## run 1
## TOP_VIEW
module TOP_VIEW#(parameter alu_width =16)
(
  input wire [alu_width-1:0]    A,B,
  input wire                    clk,rst,
  input wire [3:0]              alu_fun,
  output wire                   arith_flag,carry_out,logic_flag,comp_flag,shift_flag,
  output wire [alu_width-1:0]   arith_out,logic_out,comp_out,shift_out
  );
Size in the first run: about 2100 cells after synthesis, ~54 flip-flops, about 110 I/O pins, ~16000 um^2 of cells after synthesis.
clock: 25.3 ns
lec_check: 0
cap_margin: 20
core_margin: 2
core_utilization: 68
cts_cluster_diameter: 104
cts_cluster_size: 37
setup_slack_margin: -1.87
slew_margin: 20
run.sh (not shown) runs the stock make flow with config.mk's settings and CLKGATE_MAP_FILE=.
Run 1 did not finish; a tool error ended it in clock tree synthesis.
For run 2, these inputs were changed with respect to run 1:
- swapping 68 for 40 in CORE_UTILIZATION
- clearing CTS_CLUSTER_SIZE, which used to be 37
- clearing SETUP_SLACK_MARGIN, which used to be -1.87
- clearing CTS_CLUSTER_DIAMETER, which used to be 104
- swapping 25.3 for 35.1 in the clock period (ns, I/O delays scaled along)
==> comparison <==
- Run 2 completed every stage of the flow, and the final layout passed the timing, design-rule and antenna checks.
- Per the comparison of run 2 with run 1, instance count of the mapped netlist closely matched the old numbers; number of top-level pins closely matched the old numbers; chip area in the Yosys report closely matched the old numbers.
- Vertical extent of the die, run 2 and run 1: larger value in run 2
- Compared with run 1, run 2 shows post-detailed-placement cell area lower by 14%.
- Run 1 has a higher number of placed instances, taps included than run 2.
- Placed wire-length estimate (lower): run 2
- Run 2 against run 1; core outline area is up by more than half.
- Lower post-place setup slack goes to run 1 over run 2.

---

Starting RTL as in the previous note.
make LEC_CHECK=0 ABC_AREA=1 CAP_MARGIN=30 CELL_PAD_IN_SITES_DETAIL_PLACEMENT=0 CELL_PAD_IN_SITES_GLOBAL_PLACEMENT=2 CORE_MARGIN=4 CORE_UTILIZATION=56 CTS_CLUSTER_SIZE=62 GPL_ROUTABILITY_DRIVEN=0 GPL_TIMING_DRIVEN=0 MAX_ROUTING_LAYER=met4 MIN_ROUTING_LAYER=met2 PLACE_DENSITY=0.92 SETUP_SLACK_MARGIN=5.0 SLEW_MARGIN=10 TNS_END_PERCENT=5 finish   # period 49.3 ns
The baseline died in global placement without I/O.
Then changed:
==> flow/config.mk (replaced) <==
export PLATFORM = sky130hd
export DESIGN_NAME = TOP_VIEW
export DESIGN_NICKNAME = TOP_VIEW
export VERILOG_FILES = /design/flow/design.v
export SDC_FILE = /design/flow/constraint.sdc
export NUM_CORES = 4
export LEC_CHECK = 0
export CAP_MARGIN = 20
export CORE_MARGIN = 2
export CORE_UTILIZATION = 40
export CTS_CLUSTER_DIAMETER = 20
export MAX_ROUTING_LAYER = met4
export SETUP_SLACK_MARGIN = 5.0
export SLEW_MARGIN = 20
==> flow/constraint.sdc (replaced) <==
create_clock -name core_clock -period 36.0 [get_ports {clk}]
set_input_delay 7.2000 -clock core_clock [delete_from_list [all_inputs] [get_ports {clk}]]
set_output_delay 7.2000 -clock core_clock [all_outputs]
set_load 0.01 [all_outputs]
Result: This time the run completed with no timing, DRC or antenna violations; die area grows by a quarter to a third; synthesized area grows slightly; synthesized cell count shrinks by about a fifth.
Then changed:
--- a/flow/config.mk
+++ b/flow/config.mk
@@ -9,6 +9,6 @@
 export CORE_MARGIN = 2
 export CORE_UTILIZATION = 40
-export CTS_CLUSTER_DIAMETER = 20
-export MAX_ROUTING_LAYER = met4
-export SETUP_SLACK_MARGIN = 5.0
+export CTS_CLUSTER_DIAMETER = 388
+export CTS_CLUSTER_SIZE = 95
 export SLEW_MARGIN = 20
+export TNS_END_PERCENT = 5
Effect:
- sequential share of layout area is higher by 0.93 points
- die size is unchanged
- via count came out lower by 6.9%
- critical path depth shrinks by 16
- worst setup slack gets worse by 1.7 ns
- total power decreases by 8.5%
- sequential power stays flat
Then changed:
--- a/flow/config.mk
+++ b/flow/config.mk
@@ -7,8 +7,10 @@
 export LEC_CHECK = 0
 export CAP_MARGIN = 20
+export CORE_ASPECT_RATIO = 0.5
 export CORE_MARGIN = 2
 export CORE_UTILIZATION = 40
-export CTS_CLUSTER_DIAMETER = 388
-export CTS_CLUSTER_SIZE = 95
+export CTS_CLUSTER_DIAMETER = 379
+export CTS_CLUSTER_SIZE = 100
+export MAX_ROUTING_LAYER = met4
 export SLEW_MARGIN = 20
 export TNS_END_PERCENT = 5
The new run finished with timing, DRC and antenna clean. Power went up by 4.6%. Setup slack gets worse by 0.24 ns. Die size is about the same. Synthesized cell count stays the same. Cell area went up by 0.53%. Routed wire length increases by 2.3%. Combinational power rose by 5.1%.
Then changed:
--- a/flow/config.mk
+++ b/flow/config.mk
@@ -9,8 +9,8 @@
 export CORE_ASPECT_RATIO = 0.5
 export CORE_MARGIN = 2
-export CORE_UTILIZATION = 40
-export CTS_CLUSTER_DIAMETER = 379
+export CORE_UTILIZATION = 59
+export CTS_CLUSTER_DIAMETER = 144
 export CTS_CLUSTER_SIZE = 100
 export MAX_ROUTING_LAYER = met4
 export SLEW_MARGIN = 20
-export TNS_END_PERCENT = 5
+export TNS_END_PERCENT = 10
Effect: Sequential power goes down by about 0.6%; global-route usage goes up by 13 points; critical path depth goes up by 8; power goes up by 2.4%; count of clock-buffer cells in the layout does not change.

---

Starting RTL as in the previous note.
Design TOP_VIEW, start of the top module:
module TOP_VIEW#(parameter alu_width =16)
(
  input wire [alu_width-1:0]    A,B,
  input wire                    clk,rst,
  input wire [3:0]              alu_fun,
  output wire                   arith_flag,carry_out,logic_flag,comp_flag,shift_flag,
  output wire [alu_width-1:0]   arith_out,logic_out,comp_out,shift_out
  );
wire                  comp_enable ;
wire                  shift_enable ;
wire                  logic_enable ;
wire                  arith_enable ;
  DECODER_UNIT U_decoder(
  .alu_fun(alu_fun[3:2]),
  .arith_enable(arith_enable),
  .logic_enable(logic_enable),
  .shift_enable(shift_enable),
  .comp_enable(comp_enable)
  );
  ARITHMATIC_UNIT U_arithmatic(
  .A(A),
  .arith_enable(arith_enable),
  .B(B),
  .clk(clk),
  .rst(rst),
  .alu_fun(alu_fun[1:0]),
  .arith_out(arith_out),
  .arith_flag(arith_flag),
  .carry_out(carry_out)
  );
   LOGIC_UNIT U_logic(
  .A(A),
  .logic_enable(logic_enable),
  .B(B),
  .clk(clk),
  .rst(rst),
  .alu_fun(alu_fun[1:0]),
  .logic_out(logic_out),
  .logic_flag(logic_flag)
   );
   comparsion_unit U_comp (
  .A(A),
  .comp_enable(comp_enable),
  .B(B),
  .clk(clk),
  .rst(rst),
  .alu_fun(alu_fun[1:0]),
  .comp_out(comp_out),
  .comp_flag(comp_flag)
  );
  shift_unit U_shift(
  .A(A),
  .shift_enable(shift_enable),
  .B(B),
  .clk(clk),
  .rst(rst),
  .alu_fun(alu_fun[1:0]),
  .shift_out(shift_out),
  .shift_flag(shift_flag)
  );
endmodule
==> flow/config.mk <==
export PLATFORM = sky130hd
export DESIGN_NAME = TOP_VIEW
export DESIGN_NICKNAME = TOP_VIEW
export VERILOG_FILES = /design/flow/design.v
export SDC_FILE = /design/flow/constraint.sdc
export NUM_CORES = 4
export LEC_CHECK = 0
export ABC_AREA = 1
export CAP_MARGIN = 20
export CORE_ASPECT_RATIO = 0.5
export CORE_MARGIN = 2
export CORE_UTILIZATION = 66
export CTS_CLUSTER_DIAMETER = 400
export CTS_CLUSTER_SIZE = 99
export PLACE_DENSITY = 0.35
export SETUP_SLACK_MARGIN = 4.03
export SLEW_MARGIN = 20
export TNS_END_PERCENT = 10
==> flow/constraint.sdc <==
create_clock -name core_clock -period 13.7 [get_ports {clk}]
set_input_delay 2.7400 -clock core_clock [delete_from_list [all_inputs] [get_ports {clk}]]
set_output_delay 2.7400 -clock core_clock [all_outputs]
set_load 0.01 [all_outputs]
The starting point failed in global routing.
Change:
==> flow/config.mk (replaced) <==
export PLATFORM = sky130hd
export DESIGN_NAME = TOP_VIEW
export DESIGN_NICKNAME = TOP_VIEW
export VERILOG_FILES = /design/flow/design.v
export SDC_FILE = /design/flow/constraint.sdc
export NUM_CORES = 4
export LEC_CHECK = 0
export CAP_MARGIN = 20
export CORE_MARGIN = 2
export CORE_UTILIZATION = 56
export SETUP_SLACK_MARGIN = -1.7
export SLEW_MARGIN = 20
==> flow/constraint.sdc (replaced) <==
create_clock -name core_clock -period 23.4 [get_ports {clk}]
set_input_delay 4.6800 -clock core_clock [delete_from_list [all_inputs] [get_ports {clk}]]
set_output_delay 4.6800 -clock core_clock [all_outputs]
set_load 0.01 [all_outputs]
=> This time the run produced a layout that fails on setup timing. Die size rose by 17%. Area after synthesis rose by 0.33%. Synthesized cell count fell by 15%.
Change:
--- a/flow/config.mk
+++ b/flow/config.mk
@@ -8,5 +8,5 @@
 export CAP_MARGIN = 20
 export CORE_MARGIN = 2
-export CORE_UTILIZATION = 56
-export SETUP_SLACK_MARGIN = -1.7
+export CORE_UTILIZATION = 70
+export SETUP_SLACK_MARGIN = -0.3
 export SLEW_MARGIN = 20
==> flow/constraint.sdc (replaced) <==
create_clock -name core_clock -period 31.5 [get_ports {clk}]
set_input_delay 6.3000 -clock core_clock [delete_from_list [all_inputs] [get_ports {clk}]]
set_output_delay 6.3000 -clock core_clock [all_outputs]
set_load 0.01 [all_outputs]
Now the flow failed in global routing with GRT-0116.
Die area came out lower by 20%.
Synthesized cell count does not change.
Area after synthesis is unchanged.
Change:
--- a/flow/config.mk
+++ b/flow/config.mk
@@ -9,4 +9,6 @@
 export CORE_MARGIN = 2
 export CORE_UTILIZATION = 70
-export SETUP_SLACK_MARGIN = -0.3
+export CTS_CLUSTER_DIAMETER = 228
+export CTS_CLUSTER_SIZE = 37
+export SETUP_SLACK_MARGIN = -1.87
 export SLEW_MARGIN = 20
==> flow/constraint.sdc (replaced) <==
create_clock -name core_clock -period 25.3 [get_ports {clk}]
set_input_delay 5.0600 -clock core_clock [delete_from_list [all_inputs] [get_ports {clk}]]
set_output_delay 5.0600 -clock core_clock [all_outputs]
set_load 0.01 [all_outputs]
Outcome:
- Now the flow died in clock tree synthesis with DPL-0038
- synthesized cell count does not change
- synthesized area stays the same
- die area does not change

---

Starting RTL as in the previous note.
make LEC_CHECK=0 CAP_MARGIN=20 CORE_MARGIN=2 CORE_UTILIZATION=70 CTS_CLUSTER_DIAMETER=52 SLEW_MARGIN=20 TNS_END_PERCENT=5 finish   # period 35.0 ns
Next try:
CORE_UTILIZATION = 57   (was 70)
CTS_CLUSTER_DIAMETER = not set   (was 52)
SETUP_SLACK_MARGIN = 4.61   (was not set)
TNS_END_PERCENT = not set   (was 5)
clock period = 18.0 ns   (was 35.0 ns; I/O delays follow)
What happened: With this change the flow finished with negative setup slack left; die area increases by 22%; combinational power increases by 130%; wire length came out higher by 44%; synthesized area is unchanged.

---

TOP_VIEW again, from the RTL that the note above started with.
// TOP_VIEW
module TOP_VIEW#(parameter alu_width =16)
(
  input wire [alu_width-1:0]    A,B,
  input wire                    clk,rst,
  input wire [3:0]              alu_fun,
  output wire                   arith_flag,carry_out,logic_flag,comp_flag,shift_flag,
  output wire [alu_width-1:0]   arith_out,logic_out,comp_out,shift_out
  );
Settings: LEC_CHECK=0, ABC_AREA=1, CAP_MARGIN=20, CORE_MARGIN=2, CORE_UTILIZATION=68, CTS_CLUSTER_SIZE=72, PLACE_DENSITY=0.65, SLEW_MARGIN=20, TNS_END_PERCENT=80; clock period 29.9 ns.
The baseline reached the layout checks and failed them: setup timing.
==> next run, changes <==
ABC_AREA = default   (was 1)
CORE_UTILIZATION = 69   (was 68)
CTS_CLUSTER_SIZE = default   (was 72)
PLACE_DENSITY = default   (was 0.65)
SETUP_SLACK_MARGIN = -0.4   (was default)
TNS_END_PERCENT = default   (was 80)
clock period = 29.5 ns   (was 29.9 ns; I/O delays follow)
Outcome:
- With this change the flow died in 5_1_grt
- die area drops by 1.1%
- synthesized area climbs by 0.33%
- synthesized cell count drops by 15%
==> next run, changes <==
CORE_UTILIZATION = 66   (was 69)
SETUP_SLACK_MARGIN = default   (was -0.4)
clock period = 35.1 ns   (was 29.5 ns; I/O delays follow)
Result: The changed run finished with timing, DRC and antenna clean; synthesized cell count stays the same; die area grows by 4.4%; area after synthesis is unchanged.
==> next run, changes <==
ABC_AREA = 1   (was default)
CORE_UTILIZATION = 68   (was 66)
PLACE_DENSITY = 0.65   (was default)
TNS_END_PERCENT = 5   (was default)
clock period = 29.9 ns   (was 35.1 ns; I/O delays follow)
After rerunning: With this change the flow reached the layout checks and failed them: setup timing; global-route usage came out lower by 0.22 points; via count came out higher by 14%; power came out higher by 19%; cell area came out higher by 10%; clock-buffer cell count does not change; die size came out lower by about 3%; setup slack gets worse by 2.9 ns; sequential power came out higher by about 20%; non-clock buffer count came out higher by 111; core utilization came out higher by 11 points; routed wire length came out higher by about 14%.

---

TOP_VIEW again, from the RTL that the note above started with.
clock: 19.5 ns
lec_check: 0
abc_area: 1
cap_margin: 20
core_margin: 2
core_utilization: 60
cts_cluster_diameter: 294
cts_cluster_size: 96
place_density: 0.36
slew_margin: 20
tns_end_percent: 10
The starting point ran to the end with violations: setup timing.
==> next run, changes <==
--- a/flow/config.mk
+++ b/flow/config.mk
@@ -8 +7,0 @@
-export ABC_AREA = 1
@@ -11,4 +10,2 @@
-export CORE_UTILIZATION = 60
-export CTS_CLUSTER_DIAMETER = 294
-export CTS_CLUSTER_SIZE = 96
-export PLACE_DENSITY = 0.36
+export CORE_UTILIZATION = 65
+export SETUP_SLACK_MARGIN = -1.87
@@ -16 +12,0 @@
-export TNS_END_PERCENT = 10
==> flow/constraint.sdc (replaced) <==
create_clock -name core_clock -period 25.3 [get_ports {clk}]
set_input_delay 5.0600 -clock core_clock [delete_from_list [all_inputs] [get_ports {clk}]]
set_output_delay 5.0600 -clock core_clock [all_outputs]
set_load 0.01 [all_outputs]
After rerunning: This time the run aborted during 5_1_grt (GRT-0116); synthesized cell count came out lower by about a fifth; die size went down by a little under a tenth; synthesized area came out higher slightly.
==> next run, changes <==
--- a/flow/config.mk
+++ b/flow/config.mk
@@ -10 +10,3 @@
-export CORE_UTILIZATION = 65
+export CORE_UTILIZATION = 68
+export CTS_CLUSTER_DIAMETER = 224
+export CTS_CLUSTER_SIZE = 37
The changed run failed in 4_1_cts (DPL-0033). Synthesized area is unchanged. Die area fell by a few percent. Synthesized cell count does not change.
==> next run, changes <==
--- a/flow/config.mk
+++ b/flow/config.mk
@@ -10,4 +10 @@
-export CORE_UTILIZATION = 68
-export CTS_CLUSTER_DIAMETER = 224
-export CTS_CLUSTER_SIZE = 37
-export SETUP_SLACK_MARGIN = -1.87
+export CORE_UTILIZATION = 64
==> flow/constraint.sdc (replaced) <==
create_clock -name core_clock -period 18.0 [get_ports {clk}]
set_input_delay 3.6000 -clock core_clock [delete_from_list [all_inputs] [get_ports {clk}]]
set_output_delay 3.6000 -clock core_clock [all_outputs]
set_load 0.01 [all_outputs]
After rerunning: Now the flow failed in 5_1_grt. Area after synthesis stays the same. Synthesized cell count stays the same. Die size rises by 6.1%.

---

The RTL this note starts from:
==> flow/design.v <==
module DECODER_UNIT
(input wire [1:0]            alu_fun,
output reg arith_enable,logic_enable,comp_enable,shift_enable);
  always@(*)
  begin
    arith_enable = 1'b0;
    logic_enable = 1'b0;
    comp_enable = 1'b0;
    shift_enable = 1'b0;
    case(alu_fun)
      4'b00:arith_enable = 1'b1;
      4'b01:logic_enable = 1'b1;
      4'b10:comp_enable = 1'b1;
      4'b11:shift_enable = 1'b1;
      default: begin
            arith_enable = 1'b0;
            logic_enable = 1'b0;
            comp_enable =1'b 0;
            shift_enable = 1'b0;
        end
      endcase
  end
endmodule
module ARITHMATIC_UNIT#(parameter alu_width =16)
(
  input wire [alu_width-1:0]  A,B,
  input wire                  clk,rst,
  input wire arith_enable,
  input wire [1:0]            alu_fun,
  output reg                  arith_flag,carry_out,
  output reg [alu_width-1:0]  arith_out);
reg [alu_width:0] arith_out_reg;
wire carry_out_reg;
reg arith_flag_reg;  
always@(posedge clk or negedge rst)
begin
  if(!rst)
    begin
    arith_out <= 16'b0;
    carry_out <= 16'b0;
    arith_flag <= 16'b0;
    end
  else
   begin
    arith_out <= arith_out_reg[alu_width-1:0];
    carry_out <= carry_out_reg;
    arith_flag <= arith_flag_reg;
   end 
end
always@(*)
  begin
    arith_out_reg   = 1'b0  ;
    arith_flag_reg  = 1'b0 ;
      if(arith_enable)
        begin
    case(alu_fun)  
    4'b00:begin
    arith_out_reg   = A+B  ;
    arith_flag_reg  = 1'b1 ;
            end
    4'b01:begin
    arith_out_reg   = A-B  ;
    arith_flag_reg  = 1'b1 ;
           end
    4'b10:begin
    arith_out_reg   = A*B  ;
    arith_flag_reg  = 1'b1 ;
            end
    4'b11:begin
    arith_out_reg   = (B == 0) ? {1'b0, {alu_width{1'b1}}} : A/B  ;
    arith_flag_reg  = 1'b1 ;
           end
          endcase
          end    
end
assign carry_out_reg = arith_out_reg[alu_width] ;
endmodule
module LOGIC_UNIT#(parameter alu_width =16)
(
  input wire [alu_width-1:0]  A,B,
  input wire                  clk,rst,
  input wire logic_enable,
  input wire [1:0]            alu_fun,
  output reg                  logic_flag,
  output reg [alu_width-1:0]  logic_out);
reg [alu_width-1:0] logic_out_reg;
reg logic_flag_reg;
always @ (posedge clk or negedge rst)
 begin 
   if (!rst)
     begin
      logic_out  <= 'b0 ;
      logic_flag <= 'b0 ;	
	 end
   else
     begin   
      logic_out  <= logic_out_reg ;
      logic_flag <= logic_flag_reg ;
	 end
 end	
always@(*)
begin
    logic_out_reg  = 1'b0  ;
    logic_flag_reg = 1'b0 ;
    if(logic_enable)
        begin
    case(alu_fun)  
    4'b00:begin
    logic_out_reg   = A&B  ;
    logic_flag_reg  = 1'b1 ;
            end
    4'b01:begin
    logic_out_reg   = A|B  ;
    logic_flag_reg  = 1'b1 ;
           end
    4'b10:begin
    logic_out_reg   = ~(A&B) ;
    logic_flag_reg  = 1'b1 ;
            end
    4'b11:begin
    logic_out_reg   = ~(A|B) ;
    logic_flag_reg  = 1'b1 ;
           end
          endcase
          end            
end 
endmodule
module comparsion_unit#(parameter alu_width =16)
(
  input wire [alu_width-1:0]  A,B,
  input wire                  clk,rst,
  input wire comp_enable,
  input wire [1:0]            alu_fun,
  output reg                  comp_flag,
  output reg [alu_width-1:0]  comp_out);
reg comp_out_reg ;
reg  comp_flag_reg ;
always @ (posedge clk or negedge rst)
 begin 
   if (!rst)
     begin
      comp_out  <= 'b0 ;
      comp_flag <= 'b0 ;	
	 end
   else
     begin   
      comp_out  <= comp_out_reg ;
      comp_flag <= comp_flag_reg ;
	 end
 end
always@(*)
    begin
      comp_out_reg = 1'b0;
      comp_flag_reg = 1'b0;
      if(comp_enable)
        begin
  case(alu_fun)
      4'b00:begin
      comp_out_reg = 1'b0;
      comp_flag_reg = 1'b1;
      end 
      4'b01:begin
        comp_flag_reg  = 1'b1;
        if(A==B)
           begin
    comp_out_reg = 1'b1;
          end
       else
          begin
    comp_out_reg   = 1'b0;
          end
        end
    4'b10:begin
      comp_flag_reg  = 1'b1 ;
      if(A > B)
        begin
    comp_out_reg   = 1'b1;
        end
    else
        begin
    comp_out_reg   = 1'b0;
        end
        end
    4'b11:begin
      comp_flag_reg  = 1'b1;
      if(A < B)
          begin
    comp_out_reg   = 16'b1;
          end
    else
          begin
    comp_out_reg   = 1'b0;
          end
      end
   endcase
          end
   end
  endmodule
module shift_unit#(parameter alu_width =16)
(
  input wire [alu_width-1:0]  A,B,
  input wire                  clk,rst,
  input wire                shift_enable,
  input wire [1:0]            alu_fun,
  output reg                  shift_flag,
  output reg [alu_width-1:0]  shift_out);
reg [alu_width-1:0]  shift_out_reg ;
reg shift_flag_reg ;
always @ (posedge clk or negedge rst)
 begin 
   if (!rst)
     begin
      shift_out  <= 'b0 ;
      shift_flag <= 'b0 ;	
	 end
   else
     begin   
      shift_out  <= shift_out_reg ;
      shift_flag <= shift_flag_reg ;
	 end
 end
   always@(*)
begin
        shift_out_reg = 1'b0;
        shift_flag_reg = 1'b0;
      if(shift_enable)
        begin
      case(alu_fun)  
        4'b00:begin
        shift_flag_reg = 1'b1;
        shift_out_reg = A >> 1;
        end
        4'b01:begin
        shift_out_reg = A << 1;
        shift_flag_reg = 1'b1;
        end
        4'b10:begin
        shift_flag_reg = 1'b1;
        shift_out_reg = B >> 1;
         end
        4'b11:begin
        shift_flag_reg = 1'b1;
        shift_out_reg = B << 1;
        end
      endcase
end
end 
endmodule
module TOP_VIEW#(parameter alu_width =16)
(
  input wire [alu_width-1:0]    A,B,
  input wire                    clk,rst,
  input wire [3:0]              alu_fun,
  output wire                   arith_flag,carry_out,logic_flag,comp_flag,shift_flag,
  output wire [alu_width-1:0]   arith_out,logic_out,comp_out,shift_out
  );
wire                  comp_enable ;
wire                  shift_enable ;
wire                  logic_enable ;
wire                  arith_enable ;
  DECODER_UNIT U_decoder(
  .alu_fun(alu_fun[3:2]),
  .arith_enable(arith_enable),
  .logic_enable(logic_enable),
  .shift_enable(shift_enable),
  .comp_enable(comp_enable)
  );
  ARITHMATIC_UNIT U_arithmatic(
  .A(A),
  .arith_enable(arith_enable),
  .B(B),
  .clk(clk),
  .rst(rst),
  .alu_fun(alu_fun[1:0]),
  .arith_out(arith_out),
  .arith_flag(arith_flag),
  .carry_out(carry_out)
  );
   LOGIC_UNIT U_logic(
  .A(A),
  .logic_enable(logic_enable),
  .B(B),
  .clk(clk),
  .rst(rst),
  .alu_fun(alu_fun[1:0]),
  .logic_out(logic_out),
  .logic_flag(logic_flag)
   );
   comparsion_unit U_comp (
  .A(A),
  .comp_enable(comp_enable),
  .B(B),
  .clk(clk),
  .rst(rst),
  .alu_fun(alu_fun[1:0]),
  .comp_out(comp_out),
  .comp_flag(comp_flag)
  );
  shift_unit U_shift(
  .A(A),
  .shift_enable(shift_enable),
  .B(B),
  .clk(clk),
  .rst(rst),
  .alu_fun(alu_fun[1:0]),
  .shift_out(shift_out),
  .shift_flag(shift_flag)
  );
endmodule
export LEC_CHECK = 0
export ABC_AREA = 0
export CAP_MARGIN = 20
export CELL_PAD_IN_SITES_DETAIL_PLACEMENT = 0
export CELL_PAD_IN_SITES_GLOBAL_PLACEMENT = 0
export CORE_MARGIN = 2
export CORE_UTILIZATION = 71
export CTS_CLUSTER_DIAMETER = 259
export CTS_CLUSTER_SIZE = 21
export HOLD_SLACK_MARGIN = -0.09
export MIN_ROUTING_LAYER = met1
export PLACE_DENSITY = 0.64
export SETUP_SLACK_MARGIN = 4.3
export SLEW_MARGIN = 20
create_clock -name core_clock -period 39.0 [get_ports {clk}]
The starting point completed and failed the layout checks on max-capacitance violations, max-slew violations.
==> next run, changes <==
- ABC_AREA: 0 -> unset
- CELL_PAD_IN_SITES_DETAIL_PLACEMENT: 0 -> unset
- CELL_PAD_IN_SITES_GLOBAL_PLACEMENT: 0 -> unset
- CORE_UTILIZATION: 71 -> 58
- CTS_CLUSTER_DIAMETER: 259 -> 40
- CTS_CLUSTER_SIZE: 21 -> unset
- HOLD_SLACK_MARGIN: -0.09 -> unset
- MIN_ROUTING_LAYER: met1 -> unset
- PLACE_DENSITY: 0.64 -> unset
- SETUP_SLACK_MARGIN: 4.3 -> 4.58
- clock period: 39.0 -> 23.4 ns (I/O delays scaled with it)
With this change the flow produced a layout that fails on negative setup slack; cell area goes up by 17%; global-route usage shrinks by 1.0 points; wire length rises by 0.51%; first-iteration DRC count went down by 37%; worst hold slack gets worse by 2900 ps; setup slack gets worse by 9200 ps; clock power went up by 66%; utilization went down by 4.1 points; sequential share of layout area is lower by 0.97 points.
==> next run, changes <==
- CORE_UTILIZATION: 58 -> 40
- CTS_CLUSTER_DIAMETER: 40 -> unset
- SETUP_SLACK_MARGIN: 4.58 -> unset
- clock period: 23.4 -> 36.0 ns (I/O delays scaled with it)
Outcome: Now the flow passed the timing, design-rule and antenna checks. Area after synthesis stays the same. Worst setup slack gets better by 9200 ps. Sequential share of layout area increases by 1.5 points. Flip-flop count stays the same. Final cell count falls by about 12%. Die area is higher by 44%.
==> next run, changes <==
- CTS_CLUSTER_DIAMETER: unset -> 398
- CTS_CLUSTER_SIZE: unset -> 98
- TNS_END_PERCENT: unset -> 5
Global-route usage stays the same.
Critical path depth does not change.
Cell area stays the same.
Via count does not change.
Count of clock-buffer cells in the layout stays the same.
Power stays the same.
Sequential power stays flat.
Combinational power stays flat.
Core utilization is unchanged.
Power and IR drop assume default switching activity.
